==> design/flow/design.v <==
module HandwashSensor(
    input clk,
    input reset,
    input acceptLeftHandDistance,
    input [15:0] leftHandDistance,
    input acceptLeftHandGain,
    input [7:0] leftHandGain,
    input acceptRightHandDistance,
    input [15:0] rightHandDistance,
    input acceptRightHandGain,
    input [7:0] rightHandGain,
    output waterOn
);
reg [15:0] leftHandDistanceHeld;
 always@(posedge clk)  begin
     if(reset)
         leftHandDistanceHeld <= 0;
     else if(acceptLeftHandDistance)
         leftHandDistanceHeld <= leftHandDistance;
     else
         leftHandDistanceHeld <= leftHandDistanceHeld;
 end
reg [7:0] leftHandGainHeld;
 always@(posedge clk)  begin
     if(reset)
         leftHandGainHeld <= 0;
     else if(acceptLeftHandGain)
         leftHandGainHeld <= leftHandGain;
     else
         leftHandGainHeld <= leftHandGainHeld;
 end
reg [15:0] rightHandDistanceHeld;
 always@(posedge clk)  begin
     if(reset)
         rightHandDistanceHeld <= 0;
     else if(acceptRightHandDistance)
         rightHandDistanceHeld <= rightHandDistance;
     else
         rightHandDistanceHeld <= rightHandDistanceHeld;
 end
reg [7:0] rightHandGainHeld;
 always@(posedge clk)  begin
     if(reset)
         rightHandGainHeld <= 0;
     else if(acceptRightHandGain)
         rightHandGainHeld <= rightHandGain;
     else
         rightHandGainHeld <= rightHandGainHeld;
 end
wire [15:0] leftHand;
 wire [23:0] leftHandDistanceHeld_Mult_leftHandGainHeld;
 DSP48_AxB dsp_leftHandDistanceHeld_Mult_leftHandGainHeld(
     .CLK(clk),
     .A({ {9{1'b0}}, leftHandDistanceHeld}),
     .B({ {10{1'b0}}, leftHandGainHeld}),
     .P(leftHandDistanceHeld_Mult_leftHandGainHeld)
 );
 reg [16:0] leftHandDistanceHeld_Mult_leftHandGainHeld_ShiftR_7;
 always@(posedge clk) begin
     if(reset)
         leftHandDistanceHeld_Mult_leftHandGainHeld_ShiftR_7 <= 0;
     else
         leftHandDistanceHeld_Mult_leftHandGainHeld_ShiftR_7 <= leftHandDistanceHeld_Mult_leftHandGainHeld >> 7;
 end
 assign leftHand = leftHandDistanceHeld_Mult_leftHandGainHeld_ShiftR_7;
wire [15:0] rightHand;
 wire [23:0] rightHandDistanceHeld_Mult_rightHandGainHeld;
 DSP48_AxB dsp_rightHandDistanceHeld_Mult_rightHandGainHeld(
     .CLK(clk),
     .A({ {9{1'b0}}, rightHandDistanceHeld}),
     .B({ {10{1'b0}}, rightHandGainHeld}),
     .P(rightHandDistanceHeld_Mult_rightHandGainHeld)
 );
 reg [16:0] rightHandDistanceHeld_Mult_rightHandGainHeld_ShiftR_7;
 always@(posedge clk) begin
     if(reset)
         rightHandDistanceHeld_Mult_rightHandGainHeld_ShiftR_7 <= 0;
     else
         rightHandDistanceHeld_Mult_rightHandGainHeld_ShiftR_7 <= rightHandDistanceHeld_Mult_rightHandGainHeld >> 7;
 end
 assign rightHand = rightHandDistanceHeld_Mult_rightHandGainHeld_ShiftR_7;
parameter threshold = 1500;
assign waterOn = leftHand != 0 && rightHand != 0 && (leftHand < threshold || rightHand < threshold);
endmodule
module DSP48_AxB
   (CLK,
    A,
    B,
    P);
  input CLK;
  input [24:0]A;
  input [17:0]B;
  output [42:0]P;
assign P = A*B;
endmodule
==> design/flow/run.sh <==
#!/bin/bash
# the make line also repeats each setting of config.mk as NAME=value (left out here)
make -C /OpenROAD-flow-scripts/flow DESIGN_CONFIG=/design/flow/config.mk WORK_HOME=/design/flow/orfs CLKGATE_MAP_FILE= finish
==> design/flow/config.mk <==
export PLATFORM = sky130hd
export DESIGN_NAME = HandwashSensor
export DESIGN_NICKNAME = HandwashSensor
export VERILOG_FILES = /design/flow/design.v
export SDC_FILE = /design/flow/constraint.sdc
export NUM_CORES = 4
export LEC_CHECK = 0
export ABC_AREA = 0
export CAP_MARGIN = 0
export CORE_MARGIN = 2
export CORE_UTILIZATION = 72
export CTS_CLUSTER_DIAMETER = 364
export CTS_CLUSTER_SIZE = 97
export PLACE_DENSITY = 0.41
export SETUP_SLACK_MARGIN = -0.33
export SLEW_MARGIN = 20
export TNS_END_PERCENT = 10
==> design/flow/constraint.sdc <==
create_clock -name core_clock -period 3.47 [get_ports {clk}]
set_input_delay 0.6940 -clock core_clock [delete_from_list [all_inputs] [get_ports {clk}]]
set_output_delay 0.6940 -clock core_clock [all_outputs]
set_load 0.01 [all_outputs]
==> impl_metrics.py, run 1 <==
# Metrics from the implementation run
metrics = {
    "sta": {
        "max_slew_margin": 0.305,
        "fin_crit_sh": 1.43,
        "fin_ws_ps": -1480,
        "fin_setup_tns_ps": -33560,
        "hold_ws_ps": 587,
        "drv_slew": 0,
        "timing.fmax_mhz": 202,
        "setup_violations": 32,
        "worst_pin_slew_ps": 1040,
        "period_minus_slack_ps": 4950,
        "rsz0062_at_grt": "yes",
        "skew_ps": 7.59,
        "finalHoldViolCount": 0,
    },
    "floorplan": {
        "row_count": 43,
        "ios": 55,
        "fp_util": 0.738,
        "die_h_um": 123,
        "core_area_sq_mm": 0.0139,
        "fp.dieW_um": 123,
        "chip_area_sq_mm": 0.0152,
    },
    "layout": {
        "syn_to_final_growth_pct": 29.9,
        "regArea_sq_mm": 0.00168,
        "nets": 1639,
        "fin_area_sq_mm": 0.0133,
        "combGateArea_sq_mm": 0.00836,
        "final.fill_count": 328,
        "final_core_util": 0.958,
    },
    "power_and_ir_drop": {
        "vdd.ir_drop.worst_uv": 301,
        "clock_power_uw": 1190,
        "p_comb_frac": 0.349,
        "swShare": 0.354,
        "p_per_area_mw_per_mm2": 262,
        "power_leader": "combinational cells",
        "p_int_uw": 2250,
        "p_sw_uw": 1230,
        "pwr-share-seq": 0.311,
        "p_seq_uw": 1080,
        "p_leak_uw": 0.00664,
        "p_comb_uw": 1220,
        "clock_power_share": 0.340,
    },
    "worst_setup_path": {
        "crit_path_frequent_cell": "fa_1",
        "critical-path-top-delay-family": "adder cells",
        "crit_start": "leftHandGainHeld[3]",
        "r2r_start": "leftHandGainHeld[3]",
        "reg2reg_depth": 15,
        "crit_buf_inv": 3,
        "crit_arrival_ps": 5210,
        "slowest_delay_ps": 560,
        "crit_required_ps": 3720,
        "startpoint_type": "register",
        "crit_path_cell_trace": "buf_12 > and2_1 > fa_1 > fa_1 > fa_1 > inv_1 > fa_1 > inv_1 > ha_1 > nand2_1 > o21ai_1 > a2111oi_4 > nor2_2 > a21oi_2 > mux2_4",
        "rrSetupSlack_ps": -1480,
        "end_kind": "register",
        "worst-setup-path-type": "register to register",
        "worstPathMaxFanout": 8,
        "worst-path-stages": 15,
        "slowest_stage": "fa_1",
    },
    "clock_tree": {
        "cts_max_path_buffers": 2,
        "postCtsHoldBufs": 0,
        "clkTransAtPathRegs_ps": 60,
        "clk_latency_ps": 370,
        "cts_made_buffers": 9,
        "clock_sinks": 80,
        "cts_root_buf": "clkbuf_16",
        "h-tree-depth": 3,
        "cts_tree": "done",
    },
    "logic_synthesis": {
        "ys_seq_frac": 0.156,
        "yosysTopAreaCell": "fa_1",
        "synth_chip_area_sq_mm": 0.0102,
        "synth.avg_cell_area_sq_um": 8.99,
        "logic_family": "adder cells",
        "syn-num-nets": 1435,
        "synth_flops": 80,
        "simple_gate_area_frac": 0.207,
        "top_cell": "inv_1",
        "yosys.area_share.xor_xnor": 0.0265,
        "common_cells": "inv_1, and2_1, fa_1",
        "ys.flop_type": "dfxtp_1",
        "syn_area_sq_mm": 0.0102,
        "adder_share": 0.416,
        "yosys_warnings": 3,
        "synth_stat.cells": 1139,
        "aoi_share": 0.0609,
        "yosys-top-cells-area": "fa_1, dfxtp_1, and2_1, ha_1, inv_1",
        "async_reset_ff_frac": 0,
        "edf_count": 0,
        "synth.area.mux_share": 0.0502,
        "synth_cell_type_count": 53,
        "synth_top_area_share": 0.321,
        "syn_inst": 1139,
    },
    "run_status": {
        "outcome": "complete, but fails checks",
        "so.violations": "setup timing",
    },
    "worst_hold_path": {
        "hold_path_startpoint": "leftHandDistanceHeld[0]",
        "holdCritPathClass": "register to register",
        "whs_path_depth": 2,
        "min_to": "leftHandDistanceHeld[0]",
    },
    "job": {
        "warnings": 33,
        "maxCapViolCount": 0,
    },
    "detailed_routing": {
        "first_pass_iters": 20,
        "totalWireLength_um": 41500,
        "final_antenna_net_count": 0,
        "vias_per_cell": 6.89,
        "drt_iter0_drc": 1566,
        "drc": 0,
        "vias": 10500,
        "wl_per_cell_um": 27.1,
    },
    "global_route": {
        "grt-ovfl-total": 0,
        "antenna_found_initial": 3,
        "grt_use_total": 0.454,
        "grt_pass1_wl_um": 52000,
        "grt_max_degree": 53,
        "grt_pass1_vias": 10700,
    },
    "place": {
        "placed_area_sq_mm": 0.0122,
        "place_hpwl_um": 20100,
        "gp_congestion": 0.970,
        "io_buffers": 54,
    },
}
cell type report:
class                      instances  share of cell area
timing repair buffer             232               0.148
clock inverter                     6             0.00865
clock buffer                      10              0.0172
tap                              180              0.0169
inverter                         189              0.0533
multi-input combinational        831               0.629
sequential                        80               0.126
antenna                            2            0.000376
repair_timing:
item | CTS | global route
buffers inserted | 10 | 11
gates cloned | 0 | 0
pin swaps | 40 | 29
resized | 91 | 41
endpoints found under the setup margin | 32 | 32
endpoints found under the hold margin | 0 | 0
through the flow:
step                      setup slack, ps  power (uW)  cells
after floorplan                      -915        1610   1139
after global placement              -1120        1970   1492
after detailed placement            -1160        2010   1492
after CTS                            -978        3220   1517
after global routing                -2020        3570   1529
final                               -1480        3480   1530
metal layers:
| layer | routed length [um] | vias to the layer above | track usage | part of all wire |
|---|---|---|---|---|
| met5 | 75 | - | 0 | 0.0018 |
| met4 | 5030 | 4 | 0.371 | 0.12 |
| met3 | 5300 | 578 | 0.133 | 0.13 |
| met2 | 18900 | 1184 | 0.791 | 0.46 |
| met1 | 12200 | 4830 | 0.441 | 0.29 |
| li1 | - | 3951 | - | - |
==> run 2, diff against run 1 <==
Settings changed: ABC_AREA 0 to 1, CAP_MARGIN 0 to 20, CORE_UTILIZATION 72 to 66, CTS_CLUSTER_DIAMETER 364 to default, CTS_CLUSTER_SIZE 97 to default, PLACE_DENSITY 0.41 to default, SETUP_SLACK_MARGIN -0.33 to default, TNS_END_PERCENT 10 to default.
Clock period 3.47 ns to 5.51 ns, I/O delays scaled along.
==> run 2 against run 1 <==
Against the previous run: now clean on timing, DRC and antenna; highest routed layer is now met4; cell count rose by 17%; sequential share of layout area rose by 0.78 points; critical path depth fell by 1; clock power fell by 42%; largest cell class unchanged; wire length fell by 38%; hold slack improved by 98 ps; global-route usage fell by 14 points.
==> impl_metrics.py, run 2 <==
# Metrics from the implementation run
metrics = {
    "worst_hold_path": {
        "whs_path_depth": 2,
        "holdCritPathClass": "register to register",
        "hold_path_startpoint": "rightHandDistanceHeld[11]",
        "min_to": "rightHandDistanceHeld[11]",
    },
    "logic_synthesis": {
        "synth.avg_cell_area_sq_um": 7.02,
        "synth.area.mux_share": 0,
        "top_cell": "inv_1",
        "aoi_share": 0.0828,
        "syn-num-nets": 1869,
        "syn_area_sq_mm": 0.0110,
        "common_cells": "inv_1, nand2_1, fa_1",
        "logic_family": "adder cells",
        "yosys-top-cells-area": "fa_1, dfxtp_1, inv_1, nand2_1, ha_1",
        "simple_gate_area_frac": 0.214,
        "synth_chip_area_sq_mm": 0.0110,
        "synth_top_area_share": 0.297,
        "yosysTopAreaCell": "fa_1",
        "async_reset_ff_frac": 0,
        "ys_seq_frac": 0.145,
        "edf_count": 0,
        "synth_flops": 80,
        "synth_stat.cells": 1573,
        "synth_cell_type_count": 34,
        "adder_share": 0.386,
        "yosys_warnings": 3,
        "yosys.area_share.xor_xnor": 0.00634,
        "syn_inst": 1573,
        "ys.flop_type": "dfxtp_1",
    },
    "global_route": {
        "antenna_found_initial": 0,
        "grt_max_degree": 80,
        "grt_pass1_wl_um": 45100,
        "grt_use_total": 0.318,
        "grt_pass1_vias": 9951,
        "grt-ovfl-total": 0,
    },
    "power_and_ir_drop": {
        "p_seq_uw": 753,
        "p_leak_uw": 0.00730,
        "p_per_area_mw_per_mm2": 186,
        "p_int_uw": 1380,
        "vdd.ir_drop.worst_uv": 146,
        "clock_power_share": 0.312,
        "swShare": 0.378,
        "pwr-share-seq": 0.339,
        "p_sw_uw": 841,
        "p_comb_uw": 776,
        "p_comb_frac": 0.349,
        "power_leader": "combinational cells",
        "clock_power_uw": 694,
    },
    "worst_setup_path": {
        "startpoint_type": "register",
        "crit_required_ps": 5760,
        "rrSetupSlack_ps": 640,
        "crit_start": "rightHandGainHeld[7]",
        "slowest_delay_ps": 750,
        "crit_buf_inv": 1,
        "worstPathMaxFanout": 17,
        "r2r_start": "rightHandGainHeld[7]",
        "crit_path_cell_trace": "nand2_1 > fa_1 > fa_1 > fa_1 > fa_1 > inv_1 > ha_1 > nand2_1 > nor4_1 > o21ai_0 > nand3_1 > nand2_1 > nand2_1 > nor2_1",
        "crit_arrival_ps": 5120,
        "worst-setup-path-type": "register to register",
        "worst-path-stages": 14,
        "reg2reg_depth": 14,
        "end_kind": "register",
        "critical-path-top-delay-family": "adder cells",
        "slowest_stage": "dfxtp_1",
    },
    "place": {
        "place_hpwl_um": 20800,
        "io_buffers": 54,
        "gp_congestion": 0.918,
        "pre_cts_ws_ps": 771,
    },
    "clock_tree": {
        "postCtsHoldBufs": 0,
        "clk_latency_ps": 350,
        "cts_setup_buffers": 0,
        "clkTransAtPathRegs_ps": 70,
        "h-tree-depth": 3,
        "cts_made_buffers": 9,
        "clock_sinks": 80,
        "cts_tree": "done",
        "cts_root_buf": "clkbuf_16",
        "cts_max_path_buffers": 2,
        "postCtsResizedCells": 0,
    },
    "detailed_routing": {
        "totalWireLength_um": 25800,
        "drt_iter0_drc": 664,
        "first_pass_iters": 5,
        "drc": 0,
        "final_antenna_net_count": 0,
        "vias_per_cell": 5.20,
        "wl_per_cell_um": 14.4,
        "vias": 9316,
        "antenna_cells": 0,
    },
    "sta": {
        "period_minus_slack_ps": 4870,
        "setup_violations": 0,
        "worst_pin_slew_ps": 755,
        "fin_ws_ps": 644,
        "finalHoldViolCount": 0,
        "max_slew_margin": 0.497,
        "rsz0062_at_grt": "no",
        "timing.fmax_mhz": 206,
        "skew_ps": 8.19,
        "fin_setup_tns_ps": 0,
        "fin_crit_sh": 0.883,
        "drv_slew": 0,
    },
    "job": {
        "warnings": 28,
        "maxCapViolCount": 0,
    },
    "floorplan": {
        "fp_util": 0.671,
        "core_area_sq_mm": 0.0165,
        "row_count": 47,
        "chip_area_sq_mm": 0.0178,
        "die_h_um": 133,
        "fp.dieW_um": 133,
        "ios": 55,
    },
    "run_status": {
        "outcome": "no timing/DRC/antenna violations",
    },
    "layout": {
        "nets": 1863,
        "final_core_util": 0.725,
        "syn_to_final_growth_pct": 8.01,
    },
}
-- run 2: cell type report --
cell class                 count  area, sq um
multi-input combinational   1006         7610
fill                        1386         4540
sequential                    80         1600
inverter                     415         1560
timing repair buffer          55          548
tap                          220          275
clock buffer                  11          253
clock inverter                 5         86.3
-- run 2: metal layers --
layer  GRT usage  up-vias  wire length (um)
met1       0.348     4388             10000
met4       0.187        0              1380
met2       0.592      246             13600
li1            -     4578                 -
met3      0.0392      104               883
met5           0        -                 0
-- run 2: through the flow --
step                      power, uW  instances  cell area (sq um)  hold slack [ps]
after floorplan                1280       1573              11000              556
after global placement         1520       1776              11600              658
after detailed placement       1540       1776              11600              672
after CTS                      2230       1792              11900              688
after global routing           2380       1792              11900              725
final                          2220       1792              11900              685
==> run 3, diff against run 2 <==
Settings changed: CAP_MARGIN 20 to 10, CORE_ASPECT_RATIO from default to 1.67, CORE_UTILIZATION 66 to 33, CTS_CLUSTER_DIAMETER from default to 220, GPL_ROUTABILITY_DRIVEN from default to 1, MAX_ROUTING_LAYER from default to met4, MIN_ROUTING_LAYER from default to met1, SLEW_MARGIN 20 to 40.
Clock period 5.51 ns to 5.39 ns, I/O delays scaled along.
==> run 3 against run 2 <==
Against the previous run: global-route usage shrank 14 points; synthesized cell count is the same; wire length grew 11%; critical path depth is the same; sequential cell count is the same; critical path type unchanged; largest cell class unchanged.
==> impl_metrics.py, run 3 <==
# Metrics from the implementation run
metrics = {
    "run_status": {
        "outcome": "no timing/DRC/antenna violations",
    },
    "floorplan": {
        "fp_util": 0.334,
        "chip_area_sq_mm": 0.0350,
        "die_h_um": 240,
        "ios": 55,
        "core_area_sq_mm": 0.0330,
        "fp.dieW_um": 146,
        "row_count": 86,
    },
    "place": {
        "gp_congestion": 0.942,
        "placed_area_sq_mm": 0.0119,
        "io_buffers": 54,
        "place_hpwl_um": 24000,
    },
    "clock_tree": {
        "cts_setup_buffers": 0,
        "clkTransAtPathRegs_ps": 60,
        "cts_tree": "done",
        "cts_root_buf": "clkbuf_16",
        "cts_max_path_buffers": 2,
        "clk_latency_ps": 360,
        "h-tree-depth": 3,
        "clock_sinks": 80,
        "postCtsHoldBufs": 0,
        "cts_made_buffers": 9,
        "postCtsResizedCells": 0,
    },
    "power_and_ir_drop": {
        "p_comb_frac": 0.365,
        "clock_power_share": 0.288,
        "p_int_uw": 1340,
        "p_total_uw": 2220,
        "vdd.ir_drop.worst_uv": 111,
        "pwr-share-seq": 0.348,
        "p_leak_uw": 0.00728,
        "swShare": 0.398,
        "p_per_area_mw_per_mm2": 183,
        "power_leader": "combinational cells",
        "p_comb_uw": 810,
        "p_seq_uw": 772,
        "p_sw_uw": 885,
        "clock_power_uw": 639,
    },
    "worst_hold_path": {
        "min_to": "rightHandDistanceHeld[0]",
        "hold_path_startpoint": "rightHandDistanceHeld[0]",
        "whs_path_depth": 2,
        "holdCritPathClass": "register to register",
    },
    "logic_synthesis": {
        "synth.area.mux_share": 0,
        "top_cell": "inv_1",
        "synth_flops": 80,
        "common_cells": "inv_1, nand2_1, fa_1",
        "yosysTopAreaCell": "fa_1",
        "yosys.area_share.xor_xnor": 0.00634,
        "async_reset_ff_frac": 0,
        "synth_cell_type_count": 34,
        "synth_top_area_share": 0.297,
        "syn-num-nets": 1869,
        "ys_seq_frac": 0.145,
        "edf_count": 0,
        "synth_chip_area_sq_mm": 0.0110,
        "syn_area_sq_mm": 0.0110,
        "adder_share": 0.386,
        "synth_stat.cells": 1573,
        "logic_family": "adder cells",
        "simple_gate_area_frac": 0.214,
        "synth.avg_cell_area_sq_um": 7.02,
        "yosys-top-cells-area": "fa_1, dfxtp_1, inv_1, nand2_1, ha_1",
        "syn_inst": 1573,
        "aoi_share": 0.0828,
        "ys.flop_type": "dfxtp_1",
        "yosys_warnings": 3,
    },
    "worst_setup_path": {
        "worst-path-stages": 14,
        "crit_path_cell_trace": "nand2_1 > fa_1 > fa_1 > fa_1 > fa_1 > inv_1 > ha_1 > nand2_1 > nor4_1 > nand4_1 > nand3_1 > nand2_1 > nand2_1 > nor2_1",
        "worstPathMaxFanout": 17,
        "crit_arrival_ps": 4990,
        "startpoint_type": "register",
        "critical-path-top-delay-family": "adder cells",
        "end_kind": "register",
        "reg2reg_depth": 14,
        "r2r_start": "rightHandGainHeld[6]",
        "slowest_stage": "dfxtp_1",
        "crit_required_ps": 5640,
        "rrSetupSlack_ps": 640,
        "worst-setup-path-type": "register to register",
        "crit_start": "rightHandGainHeld[6]",
        "crit_buf_inv": 1,
        "slowest_delay_ps": 820,
    },
    "sta": {
        "max_slew_margin": 0.489,
        "period_minus_slack_ps": 4750,
        "rsz0062_at_grt": "no",
        "hold_ws_ps": 680,
        "fin_setup_tns_ps": 0,
        "worst_pin_slew_ps": 765,
        "drv_slew": 0,
        "skew_ps": 7.18,
        "finalHoldViolCount": 0,
        "fin_crit_sh": 0.881,
        "timing.fmax_mhz": 211,
        "setup_violations": 0,
    },
    "detailed_routing": {
        "drt_iter0_drc": 423,
        "vias": 9255,
        "wl_per_cell_um": 14.3,
        "first_pass_iters": 7,
        "final_antenna_net_count": 0,
        "vias_per_cell": 4.60,
        "drc": 0,
        "totalWireLength_um": 28700,
        "antenna_cells": 0,
    },
    "global_route": {
        "grt-ovfl-total": 0,
        "grt_pass1_wl_um": 49000,
        "grt_max_degree": 51,
        "grt_use_total": 0.182,
        "antenna_found_initial": 0,
        "grt_pass1_vias": 10100,
    },
    "layout": {
        "final_core_util": 0.368,
        "fin_area_sq_mm": 0.0122,
        "nets": 1864,
        "syn_to_final_growth_pct": 10.2,
    },
    "job": {
        "maxCapViolCount": 0,
        "warnings": 26,
    },
}
## run 3: final cells by class
class / instances / area, sq um
inverters: 415 / 1560
clock buffers: 9 / 225
flip-flops and latches: 80 / 1600
multi-input cells: 1006 / 7610
clock inverters: 7 / 70.1
fillers: 3596 / 20900
well taps: 440 / 551
repair buffers: 56 / 556
## run 3: per-stage QoR
stage               cells  setup WS [ps]
finish               2013            644
global route         2013            276
CTS                  2013            617
detailed placement   1997            636
global placement     1997            660
floorplan            1573           1150
## run 3: routing by layer
metal,part of all wire,global-route usage,vias to the layer above
li1,-,-,4575
met1,0.34,0.164,4402
met2,0.57,0.363,183
met3,0.025,0.0203,95
met4,0.062,0.105,0
met5,0,-,-
==> run 4, diff against run 3 <==
Settings changed: CAP_MARGIN 10 to 35, CORE_ASPECT_RATIO 1.67 to default, CORE_UTILIZATION 33 to 70, CTS_CLUSTER_DIAMETER 220 to 40, CTS_CLUSTER_SIZE from default to 19, GPL_ROUTABILITY_DRIVEN 1 to default, MAX_ROUTING_LAYER met4 to default, MIN_ROUTING_LAYER met1 to default, SLEW_MARGIN 40 to 20.
Clock period 5.39 ns to 3.65 ns, I/O delays scaled along.
==> run 4 against run 3 <==
Against the previous run: the run now fails in global routing; synthesized cell count did not move; die area fell by 52%; synthesized area did not move.
==> impl_metrics.py, run 4 <==
# Physical implementation metrics
metrics = {
    "floorplan": {
        "fp_util": 0.721,
        "fp.dieW_um": 130,
        "core_area_sq_mm": 0.0153,
        "die_h_um": 130,
        "chip_area_sq_mm": 0.0168,
        "row_count": 45,
        "ios": 55,
    },
    "clock_tree": {
        "cts_max_path_buffers": 2,
        "cts_made_buffers": 9,
        "postCtsHoldBufs": 0,
        "h-tree-depth": 3,
        "clock_sinks": 80,
        "cts_root_buf": "clkbuf_16",
    },
    "logic_synthesis": {
        "logic_family": "adder cells",
        "adder_share": 0.386,
        "synth_top_area_share": 0.297,
        "synth_cell_type_count": 34,
        "async_reset_ff_frac": 0,
        "synth.avg_cell_area_sq_um": 7.02,
        "simple_gate_area_frac": 0.214,
        "yosys_warnings": 3,
        "aoi_share": 0.0828,
        "synth_chip_area_sq_mm": 0.0110,
        "synth_stat.cells": 1573,
        "ys_seq_frac": 0.145,
        "ys.flop_type": "dfxtp_1",
        "synth.area.mux_share": 0,
        "yosysTopAreaCell": "fa_1",
        "edf_count": 0,
        "syn_inst": 1573,
        "syn_area_sq_mm": 0.0110,
        "syn-num-nets": 1869,
        "common_cells": "inv_1, nand2_1, fa_1",
        "yosys.area_share.xor_xnor": 0.00634,
        "yosys-top-cells-area": "fa_1, dfxtp_1, inv_1, nand2_1, ha_1",
        "synth_flops": 80,
        "top_cell": "inv_1",
    },
    "run_status": {
        "outcome": "did not finish",
        "error": "[ERROR GRT-0232] Routing congestion too high. Check the congestion heatmap in the GUI.",
        "flow.stopped_at": "global routing",
    },
    "place": {
        "io_buffers": 54,
        "gp_congestion": 0.903,
        "placed_area_sq_mm": 0.0133,
        "place_hpwl_um": 23800,
    },
    "global_route": {
        "grt-ovfl-total": 904,
        "grt_use_total": 0.888,
    },
}
[run 4: what timing repair did]
| action | CTS |
|---|---|
| buffers inserted | 23 |
| pin swaps | 55 |
| setup endpoints to repair | 32 |
| resized | 145 |
[run 4: metrics by stage]
stage | setup WS [ps] | cells | hold WS (ps) | setup TNS, ps | power (uW)
after detailed placement | -595 | 1921 | 529 | -14970 | 2830
after CTS | -332 | 1958 | 545 | -7740 | 3890
after floorplan | -126 | 1573 | 556 | -1660 | 2190
after global placement | -474 | 1921 | 513 | -11980 | 2750
[run 4: per-layer routing]
layer | GRT usage | overflow
met5 | 0.106 | 2
met4 | 1.05 | 210
met3 | 0.629 | 1
met2 | 1.19 | 686
met1 | 0.795 | 5
==> run 5, diff against run 4 <==
Settings changed: ABC_AREA 1 to default, CORE_ASPECT_RATIO from default to 0.76, CORE_MARGIN 2 to 3, CORE_UTILIZATION 70 to 57, CTS_CLUSTER_DIAMETER 40 to default, CTS_CLUSTER_SIZE 19 to 78, GPL_ROUTABILITY_DRIVEN from default to 1, GPL_TIMING_DRIVEN from default to 1, MAX_ROUTING_LAYER from default to met5, PLACE_DENSITY_LB_ADDON from default to 0.08, SETUP_SLACK_MARGIN from default to -0.35, SLEW_MARGIN 20 to 0, TNS_END_PERCENT from default to 20.
Clock period 3.65 ns to 3.88 ns, I/O delays scaled along.
==> run 5 against run 4 <==
Against the previous run: the layout now fails its checks (setup timing); synthesized area fell by 7.3%; synthesized cell count fell by 28%; die area rose by 17%.
==> impl_metrics.py, run 5 <==
# Metrics from the implementation run
metrics = {
    "logic_synthesis": {
        "adder_share": 0.416,
        "yosysTopAreaCell": "fa_1",
        "syn_inst": 1139,
        "simple_gate_area_frac": 0.207,
        "synth_chip_area_sq_mm": 0.0102,
        "yosys.area_share.xor_xnor": 0.0265,
        "yosys_warnings": 3,
        "common_cells": "inv_1, and2_1, fa_1",
        "synth_top_area_share": 0.321,
        "synth_flops": 80,
        "ys_seq_frac": 0.156,
        "edf_count": 0,
        "logic_family": "adder cells",
        "async_reset_ff_frac": 0,
        "synth_cell_type_count": 53,
        "synth.avg_cell_area_sq_um": 8.99,
        "ys.flop_type": "dfxtp_1",
        "synth_stat.cells": 1139,
        "top_cell": "inv_1",
        "synth.area.mux_share": 0.0502,
        "aoi_share": 0.0609,
        "syn-num-nets": 1435,
        "yosys-top-cells-area": "fa_1, dfxtp_1, and2_1, ha_1, inv_1",
        "syn_area_sq_mm": 0.0102,
    },
    "worst_setup_path": {
        "end_kind": "register",
        "critical-path-top-delay-family": "adder cells",
        "slowest_delay_ps": 440,
        "worst-setup-path-type": "register to register",
        "crit_start": "leftHandGainHeld[2]",
        "slowest_stage": "fa_1",
        "crit_arrival_ps": 4810,
        "rrSetupSlack_ps": -690,
        "startpoint_type": "register",
        "worst-path-stages": 14,
        "worstPathMaxFanout": 7,
        "reg2reg_depth": 14,
        "crit_required_ps": 4110,
        "crit_buf_inv": 1,
        "crit_path_cell_trace": "buf_6 > and2_1 > fa_2 > fa_1 > ha_1 > fa_1 > ha_1 > and4b_1 > a221o_1 > a211o_4 > a2111oi_4 > nor2_2 > o21ai_1 > mux2_1",
        "r2r_start": "leftHandGainHeld[2]",
    },
    "detailed_routing": {
        "drc": 0,
        "first_pass_iters": 5,
        "drt_iter0_drc": 454,
        "vias_per_cell": 5.19,
        "antenna_cells": 0,
        "totalWireLength_um": 24100,
        "wl_per_cell_um": 15.3,
        "vias": 8187,
        "final_antenna_net_count": 0,
    },
    "clock_tree": {
        "clk_latency_ps": 340,
        "h-tree-depth": 3,
        "clkTransAtPathRegs_ps": 70,
        "cts_made_buffers": 9,
        "clock_sinks": 80,
        "cts_tree": "done",
        "cts_max_path_buffers": 2,
        "cts_root_buf": "clkbuf_16",
        "postCtsHoldBufs": 0,
    },
    "power_and_ir_drop": {
        "clock_power_uw": 1070,
        "p_comb_uw": 924,
        "p_int_uw": 2050,
        "p_sw_uw": 898,
        "clock_power_share": 0.362,
        "p_seq_uw": 957,
        "p_per_area_mw_per_mm2": 221,
        "p_leak_uw": 0.00663,
        "pwr-share-seq": 0.325,
        "power_leader": "clock",
        "vdd.ir_drop.worst_uv": 216,
        "p_total_uw": 2950,
        "p_comb_frac": 0.314,
        "swShare": 0.305,
    },
    "sta": {
        "finalHoldViolCount": 0,
        "fin_setup_tns_ps": -11140,
        "skew_ps": 7.74,
        "max_slew_margin": 0.571,
        "setup_violations": 31,
        "fin_ws_ps": -693,
        "drv_slew": 0,
        "worst_pin_slew_ps": 643,
        "hold_ws_ps": 569,
        "rsz0062_at_grt": "yes",
        "period_minus_slack_ps": 4570,
        "timing.fmax_mhz": 219,
        "fin_crit_sh": 1.18,
    },
    "layout": {
        "nets": 1626,
        "syn_to_final_growth_pct": 30.0,
        "stdcell_count": 1576,
        "final_core_util": 0.761,
    },
    "global_route": {
        "grt_use_total": 0.254,
        "grt_pass1_wl_um": 40600,
        "grt_max_degree": 59,
        "antenna_found_initial": 0,
        "grt-ovfl-total": 0,
        "grt_pass1_vias": 8359,
    },
    "floorplan": {
        "fp_util": 0.585,
        "chip_area_sq_mm": 0.0196,
        "fp.dieW_um": 160,
        "row_count": 42,
        "ios": 55,
        "die_h_um": 123,
        "core_area_sq_mm": 0.0175,
    },
    "run_status": {
        "outcome": "complete, but fails checks",
        "so.violations": "setup timing",
    },
    "place": {
        "gp_congestion": 0.894,
        "place_hpwl_um": 18500,
        "dp.cells": 1547,
        "io_buffers": 54,
    },
    "job": {
        "warnings": 29,
        "maxCapViolCount": 0,
    },
    "worst_hold_path": {
        "holdCritPathClass": "register to register",
        "hold_path_startpoint": "leftHandDistanceHeld[7]",
        "whs_path_depth": 2,
        "min_to": "leftHandDistanceHeld[7]",
    },
}
[run 5: what timing repair did]
action,in CTS,in global routing
endpoints found under the setup margin,23,23
setup buffers,9,8
pin swaps,39,30
resized,74,57
gates cloned,0,0
[run 5: routing by layer]
metal	up-vias	global-route usage	share of wire
met4	0	0.0448	0.0096
met2	181	0.409	0.45
met3	21	0.0415	0.053
li1	3908	-	-
met1	4077	0.371	0.48
met5	-	0	0
[run 5: cell type report]
type,count,area [sq um]
multi-input combinational,831,8360
fill,1252,4190
timing repair buffer,219,1910
sequential,80,1660
inverter,189,709
tap,242,303
clock buffer,10,229
clock inverter,5,129
[run 5: through the flow]
step	instance area, sq um	setup slack [ps]
after global placement	12300	-692
after floorplan	10500	-505
after global routing	13300	-784
final	13300	-693
after CTS	13000	-595
after detailed placement	12300	-713
==> run 6, diff against run 5 <==
Settings changed: ABC_AREA from default to 1, CAP_MARGIN 35 to 20, CORE_ASPECT_RATIO 0.76 to 1.18, CORE_MARGIN 3 to 2, CORE_UTILIZATION 57 to 72, CTS_CLUSTER_DIAMETER from default to 376, CTS_CLUSTER_SIZE 78 to 100, GPL_ROUTABILITY_DRIVEN 1 to default, GPL_TIMING_DRIVEN 1 to default, MAX_ROUTING_LAYER met5 to default, PLACE_DENSITY from default to 0.43, PLACE_DENSITY_LB_ADDON 0.08 to default, SETUP_SLACK_MARGIN -0.35 to default, SLEW_MARGIN 0 to 20, TNS_END_PERCENT 20 to default.
Clock period 3.88 ns to 6.1 ns, I/O delays scaled along.
==> run 6 against run 5 <==
Against the previous run: the run now finishes clean; hold slack better by 110 ps; combinational power fell by 24%; synthesized area is 7.9% higher; sequential cell count unchanged; power decreased by 32%; sequential power decreased by 29%; cell area shrank 11%; non-clock buffer count decreased by 164.
==> impl_metrics.py, run 6 <==
# Metrics from the implementation run
metrics = {
    "worst_setup_path": {
        "crit_path_cell_trace": "nand2_1 > fa_1 > inv_1 > fa_1 > fa_1 > inv_1 > fa_1 > inv_1 > ha_1 > nand2_1 > nor4_1 > nand4_1 > nand3_1 > nand2_1 > nand2_1 > nor2_1",
        "end_kind": "register",
        "reg2reg_depth": 16,
        "crit_arrival_ps": 5030,
        "r2r_start": "rightHandGainHeld[4]",
        "slowest_delay_ps": 800,
        "crit_buf_inv": 3,
        "worstPathMaxFanout": 17,
        "crit_start": "rightHandGainHeld[4]",
        "worst-path-stages": 16,
        "rrSetupSlack_ps": 1330,
        "crit_required_ps": 6350,
        "worst-setup-path-type": "register to register",
        "critical-path-top-delay-family": "adder cells",
        "slowest_stage": "dfxtp_1",
        "startpoint_type": "register",
    },
    "sta": {
        "fin_setup_tns_ps": 0,
        "drv_slew": 0,
        "setup_violations": 0,
        "period_minus_slack_ps": 4770,
        "fin_crit_sh": 0.783,
        "rsz0062_at_grt": "no",
        "skew_ps": 8.26,
        "timing.fmax_mhz": 209,
        "fin_ws_ps": 1330,
        "finalHoldViolCount": 0,
        "worst_pin_slew_ps": 745,
        "hold_ws_ps": 676,
        "max_slew_margin": 0.503,
    },
    "worst_hold_path": {
        "holdCritPathClass": "register to register",
        "min_to": "rightHandDistanceHeld[1]",
        "whs_path_depth": 2,
        "hold_path_startpoint": "rightHandDistanceHeld[1]",
    },
    "logic_synthesis": {
        "top_cell": "inv_1",
        "ys_seq_frac": 0.145,
        "synth.avg_cell_area_sq_um": 7.02,
        "synth_cell_type_count": 34,
        "ys.flop_type": "dfxtp_1",
        "yosys-top-cells-area": "fa_1, dfxtp_1, inv_1, nand2_1, ha_1",
        "syn_area_sq_mm": 0.0110,
        "syn_inst": 1573,
        "syn-num-nets": 1869,
        "yosysTopAreaCell": "fa_1",
        "synth_top_area_share": 0.297,
        "synth.area.mux_share": 0,
        "logic_family": "adder cells",
        "synth_flops": 80,
        "common_cells": "inv_1, nand2_1, fa_1",
        "synth_stat.cells": 1573,
        "edf_count": 0,
        "simple_gate_area_frac": 0.214,
        "aoi_share": 0.0828,
        "yosys.area_share.xor_xnor": 0.00634,
        "async_reset_ff_frac": 0,
        "yosys_warnings": 3,
        "synth_chip_area_sq_mm": 0.0110,
        "adder_share": 0.386,
    },
    "clock_tree": {
        "cts_root_buf": "clkbuf_16",
        "h-tree-depth": 3,
        "cts_tree": "done",
        "postCtsHoldBufs": 0,
        "clock_sinks": 80,
        "cts_setup_buffers": 0,
        "clkTransAtPathRegs_ps": 70,
        "cts_made_buffers": 9,
        "postCtsResizedCells": 0,
        "clk_latency_ps": 350,
        "cts_max_path_buffers": 2,
    },
    "place": {
        "gp_congestion": 0.907,
        "place_hpwl_um": 20900,
        "pre_cts_ws_ps": 1420,
        "io_buffers": 54,
    },
    "job": {
        "warnings": 28,
        "maxCapViolCount": 0,
    },
    "layout": {
        "nets": 1863,
        "final_core_util": 0.786,
        "final.fill_count": 1151,
        "syn_to_final_growth_pct": 7.75,
    },
    "detailed_routing": {
        "wl_per_cell_um": 14.8,
        "final_antenna_net_count": 0,
        "first_pass_iters": 5,
        "drt_iter0_drc": 708,
        "vias_per_cell": 5.40,
        "totalWireLength_um": 26300,
        "vias": 9588,
        "drc": 0,
        "antenna_cells": 0,
    },
    "power_and_ir_drop": {
        "p_leak_uw": 0.00730,
        "swShare": 0.382,
        "p_seq_uw": 681,
        "vdd.ir_drop.worst_uv": 169,
        "p_total_uw": 2000,
        "p_comb_frac": 0.351,
        "clock_power_uw": 615,
        "p_comb_uw": 702,
        "pwr-share-seq": 0.341,
        "clock_power_share": 0.308,
        "p_int_uw": 1240,
        "power_leader": "combinational cells",
        "p_per_area_mw_per_mm2": 168,
        "p_sw_uw": 762,
    },
    "floorplan": {
        "ios": 55,
        "core_area_sq_mm": 0.0151,
        "row_count": 49,
        "fp.dieW_um": 118,
        "die_h_um": 139,
        "chip_area_sq_mm": 0.0164,
        "fp_util": 0.729,
    },
    "global_route": {
        "antenna_found_initial": 0,
        "grt_pass1_wl_um": 45900,
        "grt-ovfl-total": 0,
        "grt_use_total": 0.351,
        "grt_pass1_vias": 10300,
        "grt_max_degree": 80,
    },
    "run_status": {
        "outcome": "no timing/DRC/antenna violations",
    },
}
run 6: area by class of cell:
cell class	instances	area (sq um)	area share
clock buffer	10	239	0.0201
multi-input combinational	1006	7610	0.639
sequential	80	1600	0.135
tap	204	255	0.0214
timing repair buffer	55	548	0.0460
inverter	415	1560	0.131
clock inverter	6	91.3	0.00767
run 6: metal layers:
layer	global-route usage	wire [um]
met5	0	0
met4	0.226	1660
met1	0.364	9150
met3	0.0411	1140
met2	0.663	14300
run 6: stage by stage:
| step | area (sq um) | instances |
|---|---|---|
| 2_1_floorplan | 11000 | 1573 |
| 3_3_place_gp | 11600 | 1760 |
| 3_5_place_dp | 11600 | 1760 |
| 4_1_cts | 11900 | 1776 |
| 5_1_grt | 11900 | 1776 |
| 6_report | 11900 | 1776 |
==> run 7, diff against run 6 <==
Settings changed: CELL_PAD_IN_SITES_DETAIL_PLACEMENT from default to 2, CORE_ASPECT_RATIO 1.18 to 1.17, CORE_MARGIN 2 to 8, CORE_UTILIZATION 72 to 43, CTS_CLUSTER_DIAMETER 376 to default, CTS_CLUSTER_SIZE 100 to 78, GPL_ROUTABILITY_DRIVEN from default to 0, GPL_TIMING_DRIVEN from default to 0, MAX_ROUTING_LAYER from default to met4, PLACE_DENSITY 0.43 to default, PLACE_DENSITY_LB_ADDON from default to 0.14, SLEW_MARGIN 20 to 25.
Clock period 6.1 ns to 7.0 ns, I/O delays scaled along.
==> run 7 against run 6 <==
Against the previous run: synthesized area did not move; die area grew 90%; synthesized cell count unchanged; the run now fails in global routing.
==> impl_metrics.py, run 7 <==
# Physical implementation metrics
metrics = {
    "run_status": {
        "outcome": "did not finish",
        "flow.stopped_at": "global routing",
        "error": "[ERROR GRT-0116] Global routing finished with congestion. Check the congestion regions in the DRC Viewer.",
    },
    "logic_synthesis": {
        "synth_top_area_share": 0.297,
        "edf_count": 0,
        "ys.flop_type": "dfxtp_1",
        "adder_share": 0.386,
        "common_cells": "inv_1, nand2_1, fa_1",
        "synth_flops": 80,
        "simple_gate_area_frac": 0.214,
        "syn_inst": 1573,
        "synth_stat.cells": 1573,
        "yosys.area_share.xor_xnor": 0.00634,
        "syn-num-nets": 1869,
        "async_reset_ff_frac": 0,
        "aoi_share": 0.0828,
        "ys_seq_frac": 0.145,
        "logic_family": "adder cells",
        "synth_chip_area_sq_mm": 0.0110,
        "syn_area_sq_mm": 0.0110,
        "synth.avg_cell_area_sq_um": 7.02,
        "yosys-top-cells-area": "fa_1, dfxtp_1, inv_1, nand2_1, ha_1",
        "top_cell": "inv_1",
        "yosysTopAreaCell": "fa_1",
        "synth.area.mux_share": 0,
        "synth_cell_type_count": 34,
        "yosys_warnings": 3,
    },
    "global_route": {
        "grt-ovfl-total": 532,
        "grt_use_total": 0.629,
    },
    "clock_tree": {
        "h-tree-depth": 3,
        "cts_root_buf": "clkbuf_16",
        "postCtsResizedCells": 0,
        "clock_sinks": 80,
        "cts_made_buffers": 9,
        "cts_setup_buffers": 0,
        "cts_max_path_buffers": 2,
        "postCtsHoldBufs": 0,
    },
    "floorplan": {
        "die_h_um": 189,
        "core_area_sq_mm": 0.0253,
        "row_count": 63,
        "ios": 55,
        "fp_util": 0.437,
        "chip_area_sq_mm": 0.0311,
        "fp.dieW_um": 164,
    },
    "place": {
        "pre_cts_ws_ps": 1060,
        "dp.cells": 1952,
        "io_buffers": 54,
        "place_hpwl_um": 52800,
        "placed_area_sq_mm": 0.0120,
    },
}
-- run 7: routing by layer --
| layer | GRT usage | overflow |
|---|---|---|
| met5 | - | - |
| met4 | 0.588 | 131 |
| met3 | 0.387 | 2 |
| met2 | 0.873 | 397 |
| met1 | 0.588 | 2 |
-- run 7: through the flow --
| stage | hold slack [ps] | utilization |
|---|---|---|
| 2_1_floorplan | 556 | - |
| 3_3_place_gp | 643 | 0.474 |
| 3_5_place_dp | 667 | 0.474 |
| 4_1_cts | 677 | 0.487 |
==> run 8, diff against run 7 <==
Settings changed: CELL_PAD_IN_SITES_DETAIL_PLACEMENT 2 to default, CORE_ASPECT_RATIO 1.17 to default, CORE_MARGIN 8 to 2, CORE_UTILIZATION 43 to 58, CTS_CLUSTER_SIZE 78 to 99, GPL_ROUTABILITY_DRIVEN 0 to default, GPL_TIMING_DRIVEN 0 to default, MAX_ROUTING_LAYER met4 to default, PLACE_DENSITY_LB_ADDON 0.14 to default, SLEW_MARGIN 25 to 20.
Clock period 7.0 ns to 3.17 ns, I/O delays scaled along.
==> run 8 against run 7 <==
Against the previous run: now fails the layout checks on setup timing; synthesized cell count did not move; die area fell by 35%; synthesized area did not move.
==> impl_metrics.py, run 8 <==
# Metrics from the implementation run
metrics = {
    "run_status": {
        "outcome": "complete, but fails checks",
        "so.violations": "setup timing",
    },
    "logic_synthesis": {
        "adder_share": 0.386,
        "yosysTopAreaCell": "fa_1",
        "ys_seq_frac": 0.145,
        "syn_area_sq_mm": 0.0110,
        "synth.avg_cell_area_sq_um": 7.02,
        "synth_cell_type_count": 34,
        "simple_gate_area_frac": 0.214,
        "async_reset_ff_frac": 0,
        "synth.area.mux_share": 0,
        "yosys.area_share.xor_xnor": 0.00634,
        "synth_flops": 80,
        "synth_chip_area_sq_mm": 0.0110,
        "syn_inst": 1573,
        "aoi_share": 0.0828,
        "edf_count": 0,
        "ys.flop_type": "dfxtp_1",
        "synth_top_area_share": 0.297,
        "logic_family": "adder cells",
        "synth_stat.cells": 1573,
        "yosys_warnings": 3,
        "top_cell": "inv_1",
        "yosys-top-cells-area": "fa_1, dfxtp_1, inv_1, nand2_1, ha_1",
        "syn-num-nets": 1869,
        "common_cells": "inv_1, nand2_1, fa_1",
    },
    "worst_setup_path": {
        "slowest_delay_ps": 570,
        "worstPathMaxFanout": 6,
        "worst-setup-path-type": "register to register",
        "r2r_start": "leftHandGainHeld[2]",
        "worst-path-stages": 19,
        "end_kind": "register",
        "crit_path_frequent_cell": "nand2_1",
        "critical-path-top-delay-family": "adder cells",
        "slowest_stage": "fa_2",
        "startpoint_type": "register",
        "crit_required_ps": 3430,
        "rrSetupSlack_ps": -820,
        "reg2reg_depth": 19,
        "crit_start": "leftHandGainHeld[2]",
        "crit_path_cell_trace": "buf_6 > nand2_1 > inv_1 > fa_2 > fa_2 > fa_1 > inv_2 > fa_1 > inv_2 > ha_4 > nand2_4 > nor2_4 > inv_1 > o21ai_1 > nand2_1 > nand3_1 > nand2_1 > nand2_1 > nor2_1",
        "crit_arrival_ps": 4250,
        "crit_buf_inv": 5,
    },
    "worst_hold_path": {
        "min_to": "rightHandDistanceHeld[2]",
        "hold_path_startpoint": "rightHandDistanceHeld[2]",
        "whs_path_depth": 2,
        "holdCritPathClass": "register to register",
    },
    "layout": {
        "final_core_util": 0.804,
        "fin_area_sq_mm": 0.0150,
        "nets": 2058,
        "syn_to_final_growth_pct": 36.2,
    },
    "detailed_routing": {
        "drc": 0,
        "antenna_cells": 0,
        "wl_per_cell_um": 14.7,
        "final_antenna_net_count": 0,
        "first_pass_iters": 5,
        "totalWireLength_um": 29500,
        "vias_per_cell": 5.12,
        "drt_iter0_drc": 465,
        "vias": 10200,
    },
    "power_and_ir_drop": {
        "power_leader": "combinational cells",
        "clock_power_uw": 1040,
        "swShare": 0.405,
        "pwr-share-seq": 0.263,
        "p_comb_frac": 0.515,
        "p_int_uw": 2800,
        "p_leak_uw": 0.00859,
        "p_seq_uw": 1240,
        "p_per_area_mw_per_mm2": 312,
        "vdd.ir_drop.worst_uv": 292,
        "p_sw_uw": 1900,
        "clock_power_share": 0.222,
        "p_comb_uw": 2420,
    },
    "sta": {
        "skew_ps": 11.6,
        "setup_violations": 32,
        "finalHoldViolCount": 0,
        "fin_crit_sh": 1.26,
        "fin_ws_ps": -824,
        "timing.fmax_mhz": 250,
        "period_minus_slack_ps": 3990,
        "drv_slew": 0,
        "worst_pin_slew_ps": 535,
        "max_slew_margin": 0.642,
        "rsz0062_at_grt": "yes",
    },
    "job": {
        "maxCapViolCount": 0,
        "warnings": 31,
    },
    "floorplan": {
        "row_count": 50,
        "ios": 55,
        "chip_area_sq_mm": 0.0202,
        "fp.dieW_um": 142,
        "core_area_sq_mm": 0.0187,
        "die_h_um": 142,
        "fp_util": 0.591,
    },
    "global_route": {
        "grt-ovfl-total": 0,
        "antenna_found_initial": 0,
        "grt_pass1_wl_um": 47800,
        "grt_use_total": 0.299,
        "grt_max_degree": 80,
        "grt_pass1_vias": 10700,
    },
    "place": {
        "place_hpwl_um": 22700,
        "gp_congestion": 0.921,
        "placed_area_sq_mm": 0.0135,
        "io_buffers": 54,
        "pre_cts_ws_ps": -953,
    },
    "clock_tree": {
        "cts_tree": "done",
        "cts_made_buffers": 9,
        "cts_max_path_buffers": 2,
        "clock_sinks": 80,
        "clk_latency_ps": 360,
        "cts_root_buf": "clkbuf_16",
        "h-tree-depth": 3,
        "clkTransAtPathRegs_ps": 70,
        "postCtsHoldBufs": 0,
    },
}
run 8: cell type report:
type / instances / area (sq um)
clock buffer: 10 / 239
clock inverter: 6 / 48.8
fill: 1325 / 3660
inverter: 415 / 1560
multi-input combinational: 1006 / 8940
sequential: 80 / 1680
tap: 234 / 293
timing repair buffer: 250 / 2290
run 8: metrics by stage:
step | hold slack [ps] | instances | TNS, ps | total power (uW)
2_1_floorplan | 556 | 1573 | -16130 | 2550
3_3_place_gp | 531 | 1955 | -25090 | 3250
3_5_place_dp | 551 | 1955 | -26220 | 3290
4_1_cts | 568 | 1982 | -21070 | 4480
5_1_grt | 602 | 2001 | -26920 | 5010
6_report | 542 | 2001 | -22530 | 4700
run 8: layer usage:
layer  vias to the layer above  track usage  routed length, um
li1                       4984            -                  -
met1                      4940        0.306              10800
met2                       227        0.597              16500
met3                        96       0.0400                865
met4                         0        0.131               1250
met5                         -            0                  0
run 8: repair_timing:
action / 4_1_cts / 5_1_grt
gates cloned: 0 / 1
buffers inserted: 11 / 18
endpoints found under the setup margin: 32 / 32
pin swaps: 68 / 70
resized: 161 / 177
==> run 9, diff against run 8 <==
Settings changed: ABC_AREA 1 to default, CAP_MARGIN 20 to 35, CELL_PAD_IN_SITES_DETAIL_PLACEMENT from default to 2, CORE_ASPECT_RATIO from default to 1.68, CORE_UTILIZATION 58 to 35, CTS_CLUSTER_DIAMETER from default to 177, CTS_CLUSTER_SIZE 99 to 88, GPL_ROUTABILITY_DRIVEN from default to 1, GPL_TIMING_DRIVEN from default to 1, MAX_ROUTING_LAYER from default to met5, MIN_ROUTING_LAYER from default to met2, PLACE_DENSITY_LB_ADDON from default to 0.08, TNS_END_PERCENT from default to 20.
Clock period 3.17 ns to 3.64 ns, I/O delays scaled along.
==> run 9 against run 8 <==
Against the previous run: still fails the layout checks on setup timing; clock skew about the same; register-to-register slack worse by 340 ps; global-route usage up 3.9 points; die area up 52%; cell count down 13%; utilization down 33 points; via count up 17%; combinational power down 52%.
==> impl_metrics.py, run 9 <==
# Metrics from the implementation run
metrics = {
    "clock_tree": {
        "cts_tree": "done",
        "clock_sinks": 80,
        "clk_latency_ps": 380,
        "clkTransAtPathRegs_ps": 70,
        "cts_made_buffers": 9,
        "postCtsHoldBufs": 0,
        "h-tree-depth": 3,
        "cts_max_path_buffers": 2,
        "cts_root_buf": "clkbuf_16",
    },
    "logic_synthesis": {
        "edf_count": 0,
        "synth.area.mux_share": 0.0502,
        "top_cell": "inv_1",
        "simple_gate_area_frac": 0.207,
        "aoi_share": 0.0609,
        "yosys-top-cells-area": "fa_1, dfxtp_1, and2_1, ha_1, inv_1",
        "synth.avg_cell_area_sq_um": 8.99,
        "adder_share": 0.416,
        "yosys_warnings": 3,
        "synth_top_area_share": 0.321,
        "synth_stat.cells": 1139,
        "async_reset_ff_frac": 0,
        "logic_family": "adder cells",
        "synth_chip_area_sq_mm": 0.0102,
        "common_cells": "inv_1, and2_1, fa_1",
        "syn_area_sq_mm": 0.0102,
        "synth_cell_type_count": 53,
        "synth_flops": 80,
        "syn-num-nets": 1435,
        "ys_seq_frac": 0.156,
        "ys.flop_type": "dfxtp_1",
        "yosys.area_share.xor_xnor": 0.0265,
        "syn_inst": 1139,
        "yosysTopAreaCell": "fa_1",
    },
    "sta": {
        "fin_ws_ps": -1170,
        "worst_pin_slew_ps": 828,
        "finalHoldViolCount": 0,
        "rsz0062_at_grt": "yes",
        "fin_setup_tns_ps": -24910,
        "fin_crit_sh": 1.32,
        "timing.fmax_mhz": 208,
        "max_slew_margin": 0.448,
        "drv_slew": 0,
        "period_minus_slack_ps": 4810,
        "skew_ps": 11.6,
        "setup_violations": 32,
    },
    "detailed_routing": {
        "totalWireLength_um": 37700,
        "first_pass_iters": 6,
        "final_antenna_net_count": 0,
        "vias_per_cell": 6.90,
        "wl_per_cell_um": 21.7,
        "drc": 0,
        "vias": 12000,
        "drt_iter0_drc": 1608,
    },
    "job": {
        "warnings": 29,
        "maxCapViolCount": 0,
    },
    "layout": {
        "syn_to_final_growth_pct": 34.3,
        "nets": 1651,
        "fin_area_sq_mm": 0.0138,
    },
    "place": {
        "placed_area_sq_mm": 0.0126,
        "gp_congestion": 0.804,
        "io_buffers": 54,
        "place_hpwl_um": 26300,
    },
    "global_route": {
        "grt_use_total": 0.337,
        "grt_pass1_wl_um": 52600,
        "grt_max_degree": 42,
        "grt-ovfl-total": 0,
        "antenna_found_initial": 0,
        "grt_pass1_vias": 14200,
    },
    "worst_setup_path": {
        "worst-path-stages": 17,
        "startpoint_type": "register",
        "crit_path_cell_trace": "and2_4 > fa_1 > fa_1 > fa_1 > inv_1 > fa_1 > inv_2 > ha_4 > and3_4 > and3_4 > a221oi_4 > buf_4 > o21ai_2 > buf_4 > a21oi_4 > xnor2_2 > nor2_2",
        "crit_path_frequent_cell": "fa_1",
        "crit_buf_inv": 4,
        "rrSetupSlack_ps": -1170,
        "worst-setup-path-type": "register to register",
        "crit_start": "leftHandGainHeld[2]",
        "crit_arrival_ps": 5050,
        "slowest_stage": "fa_1",
        "crit_required_ps": 3880,
        "reg2reg_depth": 17,
        "critical-path-top-delay-family": "adder cells",
        "r2r_start": "leftHandGainHeld[2]",
        "slowest_delay_ps": 530,
        "worstPathMaxFanout": 14,
        "end_kind": "register",
    },
    "power_and_ir_drop": {
        "clock_power_share": 0.332,
        "p_comb_uw": 1150,
        "p_seq_uw": 1030,
        "p_comb_frac": 0.352,
        "p_sw_uw": 1150,
        "clock_power_uw": 1080,
        "pwr-share-seq": 0.316,
        "vdd.ir_drop.worst_uv": 257,
        "p_per_area_mw_per_mm2": 237,
        "power_leader": "combinational cells",
        "p_int_uw": 2110,
        "p_leak_uw": 0.00671,
        "swShare": 0.353,
    },
    "run_status": {
        "outcome": "complete, but fails checks",
        "so.violations": "setup timing",
    },
    "floorplan": {
        "fp.dieW_um": 136,
        "row_count": 81,
        "chip_area_sq_mm": 0.0307,
        "ios": 55,
        "fp_util": 0.353,
        "die_h_um": 226,
        "core_area_sq_mm": 0.0290,
    },
    "worst_hold_path": {
        "hold_path_startpoint": "rightHandGainHeld[5]",
        "whs_path_depth": 2,
        "min_to": "rightHandGainHeld[5]",
        "holdCritPathClass": "register to register",
    },
}
-- run 9: metal layers --
| metal | wire length (um) | track usage | vias to the layer above | share of wire |
|---|---|---|---|---|
| met2 | 23400 | 0.491 | 3457 | 0.62 |
| met5 | 0 | 0.00337 | - | 0 |
| met4 | 2660 | 0.0911 | 0 | 0.071 |
| li1 | - | - | 3940 | - |
| met3 | 11600 | 0.334 | 298 | 0.31 |
| met1 | 0 | - | 4269 | 0 |
-- run 9: cell type report --
cell class              instances  area (sq um)
fillers                      3090         15200
multi-input cells             831          8470
repair buffers                244          2100
flip-flops and latches         80          1680
inverters                     189           709
well taps                     373           467
clock buffers                  11           243
clock inverters                 5          80.1
diodes                          1          2.50
-- run 9: what timing repair did --
item	in CTS	in global routing
buffers inserted	4	14
gates resized	96	84
pin swaps	19	46
gates cloned	0	1
hold endpoints to repair	0	0
setup endpoints to repair	32	32
-- run 9: through the flow --
stage / worst slack, ps / util / cells / total power (uW) / hold WS (ps)
5_1_grt: -1420 / 0.474 / 1733 / 3440 / 584
2_1_floorplan: -745 / - / 1139 / 1550 / 509
3_3_place_gp: -972 / 0.435 / 1698 / 1970 / 541
6_report: -1170 / 0.474 / 1734 / 3250 / 554
3_5_place_dp: -1100 / 0.435 / 1698 / 2010 / 560
4_1_cts: -932 / 0.459 / 1718 / 3140 / 571
==> run 10, diff against run 9 <==
Settings changed: CAP_MARGIN 35 to 20, CELL_PAD_IN_SITES_DETAIL_PLACEMENT 2 to default, CORE_ASPECT_RATIO 1.68 to default, CORE_UTILIZATION 35 to 72, CTS_CLUSTER_DIAMETER 177 to 98, CTS_CLUSTER_SIZE 88 to 39, GPL_ROUTABILITY_DRIVEN 1 to default, GPL_TIMING_DRIVEN 1 to default, MAX_ROUTING_LAYER met5 to default, MIN_ROUTING_LAYER met2 to default, PLACE_DENSITY from default to 0.35, PLACE_DENSITY_LB_ADDON 0.08 to default, TNS_END_PERCENT 20 to default.
Clock period 3.64 ns to 4.4 ns, I/O delays scaled along.
==> run 10 against run 9 <==
Against the previous run: the layout fails its checks (capacitance limit, slew limit, setup timing); critical path depth down 3; critical path type unchanged; utilization increased by 48 points; first-iteration DRC count is 1.9% higher; largest cell class unchanged; via count is 13% lower; synthesized cell count unchanged.
==> impl_metrics.py, run 10 <==
# Metrics from the implementation run
metrics = {
    "worst_setup_path": {
        "slowest_delay_ps": 680,
        "worst-path-stages": 14,
        "startpoint_type": "register",
        "r2r_start": "rightHandDistanceHeld[3]",
        "crit_path_frequent_cell": "fa_1",
        "crit_required_ps": 4710,
        "crit_arrival_ps": 5270,
        "crit_path_cell_trace": "and2_1 > fa_1 > fa_1 > fa_1 > inv_2 > fa_1 > inv_2 > ha_4 > and3_4 > a31oi_4 > buf_6 > o31a_1 > or4_1 > nand3_1",
        "worstPathMaxFanout": 7,
        "reg2reg_depth": 14,
        "critical-path-top-delay-family": "adder cells",
        "rrSetupSlack_ps": -560,
        "slowest_stage": "fa_1",
        "worst-setup-path-type": "register to register",
        "end_kind": "register",
        "crit_start": "rightHandDistanceHeld[3]",
        "crit_buf_inv": 3,
    },
    "worst_hold_path": {
        "hold_path_startpoint": "leftHandDistanceHeld[7]",
        "holdCritPathClass": "register to register",
        "whs_path_depth": 2,
        "min_to": "leftHandDistanceHeld[7]",
    },
    "clock_tree": {
        "cts_max_path_buffers": 2,
        "h-tree-depth": 3,
        "cts_root_buf": "clkbuf_16",
        "clock_sinks": 80,
        "cts_tree": "done",
        "postCtsHoldBufs": 0,
        "clkTransAtPathRegs_ps": 70,
        "clk_latency_ps": 370,
        "cts_made_buffers": 9,
    },
    "logic_synthesis": {
        "yosys.area_share.xor_xnor": 0.0265,
        "async_reset_ff_frac": 0,
        "adder_share": 0.416,
        "yosysTopAreaCell": "fa_1",
        "syn_area_sq_mm": 0.0102,
        "edf_count": 0,
        "synth_cell_type_count": 53,
        "top_cell": "inv_1",
        "synth_stat.cells": 1139,
        "synth_chip_area_sq_mm": 0.0102,
        "simple_gate_area_frac": 0.207,
        "yosys_warnings": 3,
        "synth_top_area_share": 0.321,
        "logic_family": "adder cells",
        "yosys-top-cells-area": "fa_1, dfxtp_1, and2_1, ha_1, inv_1",
        "synth_flops": 80,
        "synth.avg_cell_area_sq_um": 8.99,
        "syn-num-nets": 1435,
        "ys_seq_frac": 0.156,
        "aoi_share": 0.0609,
        "ys.flop_type": "dfxtp_1",
        "synth.area.mux_share": 0.0502,
        "syn_inst": 1139,
        "common_cells": "inv_1, and2_1, fa_1",
    },
    "power_and_ir_drop": {
        "power_leader": "combinational cells",
        "vdd.ir_drop.worst_uv": 319,
        "pwr-share-seq": 0.318,
        "clock_power_uw": 841,
        "p_sw_uw": 1030,
        "p_seq_uw": 857,
        "p_comb_frac": 0.371,
        "p_comb_uw": 999,
        "p_per_area_mw_per_mm2": 203,
        "p_leak_uw": 0.00653,
        "clock_power_share": 0.312,
        "p_int_uw": 1670,
        "swShare": 0.382,
    },
    "layout": {
        "final.fill_count": 337,
        "nets": 1616,
        "syn_to_final_growth_pct": 29.7,
        "stdcell_count": 1505,
    },
    "detailed_routing": {
        "vias_per_cell": 6.94,
        "antenna_cells": 0,
        "first_pass_iters": 7,
        "wl_per_cell_um": 28.9,
        "final_antenna_net_count": 0,
        "drt_iter0_drc": 1639,
        "vias": 10400,
        "drc": 0,
        "totalWireLength_um": 43500,
    },
    "floorplan": {
        "fp_util": 0.738,
        "core_area_sq_mm": 0.0139,
        "fp.dieW_um": 123,
        "ios": 55,
        "die_h_um": 123,
        "chip_area_sq_mm": 0.0152,
        "row_count": 43,
    },
    "global_route": {
        "grt-ovfl-total": 0,
        "grt_pass1_vias": 9863,
        "antenna_found_initial": 2,
        "grt_use_total": 0.452,
        "grt_max_degree": 56,
        "grt_pass1_wl_um": 51200,
    },
    "run_status": {
        "outcome": "complete, but fails checks",
        "so.violations": "capacitance limit, slew limit, setup timing",
    },
    "sta": {
        "setup_violations": 29,
        "skew_ps": 15.6,
        "rsz0062_at_grt": "yes",
        "fin_crit_sh": 1.13,
        "max_slew_margin": -0.0151,
        "drv_slew": 17,
        "timing.fmax_mhz": 202,
        "worst_pin_slew_ps": 1520,
        "fin_ws_ps": -558,
        "period_minus_slack_ps": 4960,
        "finalHoldViolCount": 0,
        "fin_setup_tns_ps": -8490,
    },
    "place": {
        "gp_congestion": 0.892,
        "place_hpwl_um": 19600,
        "io_buffers": 54,
        "dp.cells": 1449,
    },
    "job": {
        "warnings": 31,
        "maxCapViolCount": 1,
    },
}
run 10: timing repair:
item,CTS,global route
setup buffers,25,20
resized,127,114
cloned,0,0
pin swaps,50,84
endpoints found under the setup margin,20,28
run 10: area by class of cell:
cell class / count / area (sq um) / share of cell area
well taps: 180 / 225 / 0.0170
multi-input cells: 831 / 8500 / 0.640
inverters: 189 / 709 / 0.0534
clock buffers: 9 / 225 / 0.0170
flip-flops and latches: 80 / 1680 / 0.127
repair buffers: 209 / 1860 / 0.140
clock inverters: 7 / 78.8 / 0.00594
run 10: metal layers:
metal,share of wire,vias to the layer above,wire length (um),GRT usage
met1,0.30,4803,13100,0.557
met4,0.11,11,4890,0.267
li1,-,3898,-,-
met3,0.16,566,6740,0.128
met5,0.0045,-,195,0
met2,0.43,1171,18500,0.711
run 10: per-stage QoR:
stage	setup slack (ps)	util	instance area, sq um	hold WS [ps]	power [uW]
floorplan	-6.10	-	10400	500	1260
global placement	-259	0.852	11800	566	1530
detailed placement	-349	0.852	11800	575	1550
CTS	-96.3	0.922	12800	555	2440
global route	-742	0.957	13300	622	2730
finish	-558	0.957	13300	591	2700
==> run 11, diff against run 10 <==
Settings changed: CAP_MARGIN 20 to 5, CORE_ASPECT_RATIO from default to 0.91, CORE_UTILIZATION 72 to 71, CTS_CLUSTER_DIAMETER 98 to default, CTS_CLUSTER_SIZE 39 to default, GPL_ROUTABILITY_DRIVEN from default to 1, MIN_ROUTING_LAYER from default to met1, PLACE_DENSITY 0.35 to 0.49, SETUP_SLACK_MARGIN from default to 0.01.
Clock period 4.4 ns to 3.22 ns, I/O delays scaled along.
==> run 11 against run 10 <==
Against the previous run: the run now fails in global routing; synthesized area stayed put; synthesized cell count stayed put; die area up 1.4%.
==> impl_metrics.py, run 11 <==
# Physical implementation metrics
metrics = {
    "logic_synthesis": {
        "synth.area.mux_share": 0.0502,
        "yosysTopAreaCell": "fa_1",
        "synth_stat.cells": 1139,
        "yosys-top-cells-area": "fa_1, dfxtp_1, and2_1, ha_1, inv_1",
        "adder_share": 0.416,
        "synth_chip_area_sq_mm": 0.0102,
        "edf_count": 0,
        "syn_area_sq_mm": 0.0102,
        "synth_flops": 80,
        "ys.flop_type": "dfxtp_1",
        "yosys.area_share.xor_xnor": 0.0265,
        "synth.avg_cell_area_sq_um": 8.99,
        "top_cell": "inv_1",
        "simple_gate_area_frac": 0.207,
        "yosys_warnings": 3,
        "ys_seq_frac": 0.156,
        "syn-num-nets": 1435,
        "aoi_share": 0.0609,
        "async_reset_ff_frac": 0,
        "syn_inst": 1139,
        "common_cells": "inv_1, and2_1, fa_1",
        "synth_cell_type_count": 53,
        "logic_family": "adder cells",
        "synth_top_area_share": 0.321,
    },
    "floorplan": {
        "ios": 55,
        "chip_area_sq_mm": 0.0154,
        "fp_util": 0.731,
        "core_area_sq_mm": 0.0140,
        "row_count": 41,
        "fp.dieW_um": 130,
        "die_h_um": 119,
    },
    "clock_tree": {
        "cts_max_path_buffers": 2,
        "cts_root_buf": "clkbuf_16",
        "cts_made_buffers": 9,
        "h-tree-depth": 3,
        "clock_sinks": 80,
    },
    "run_status": {
        "error": "[ERROR GRT-0116] Global routing finished with congestion. Check the congestion regions in the DRC Viewer.",
        "flow.stopped_at": "global routing",
        "outcome": "did not finish",
    },
    "place": {
        "dp.cells": 1522,
        "gp_congestion": 0.921,
        "io_buffers": 54,
        "place_hpwl_um": 21800,
    },
    "global_route": {
        "grt_use_total": 0.683,
        "grt-ovfl-total": 5,
    },
}
==> run 11: metal layers <==
| layer | global-route usage | overflow |
|---|---|---|
| met1 | 0.722 | 0 |
| met2 | 0.853 | 3 |
| met3 | 0.508 | 0 |
| met4 | 0.615 | 2 |
| met5 | 0.125 | 0 |
==> run 11: through the flow <==
step	hold WS [ps]	worst slack, ps	instance area, sq um	power (uW)
3_5_place_dp	555	-1360	12600	2250
4_1_cts	575	-1280	13500	3510
3_3_place_gp	537	-1180	12600	2180
2_1_floorplan	509	-1160	10700	1780
==> run 11: timing repair <==
action / CTS
buffers inserted: 24
hold buffers: 0
resized: 110
gates cloned: 0
endpoints found under the setup margin: 32
pin swaps: 51
Power and IR drop assume default switching activity.
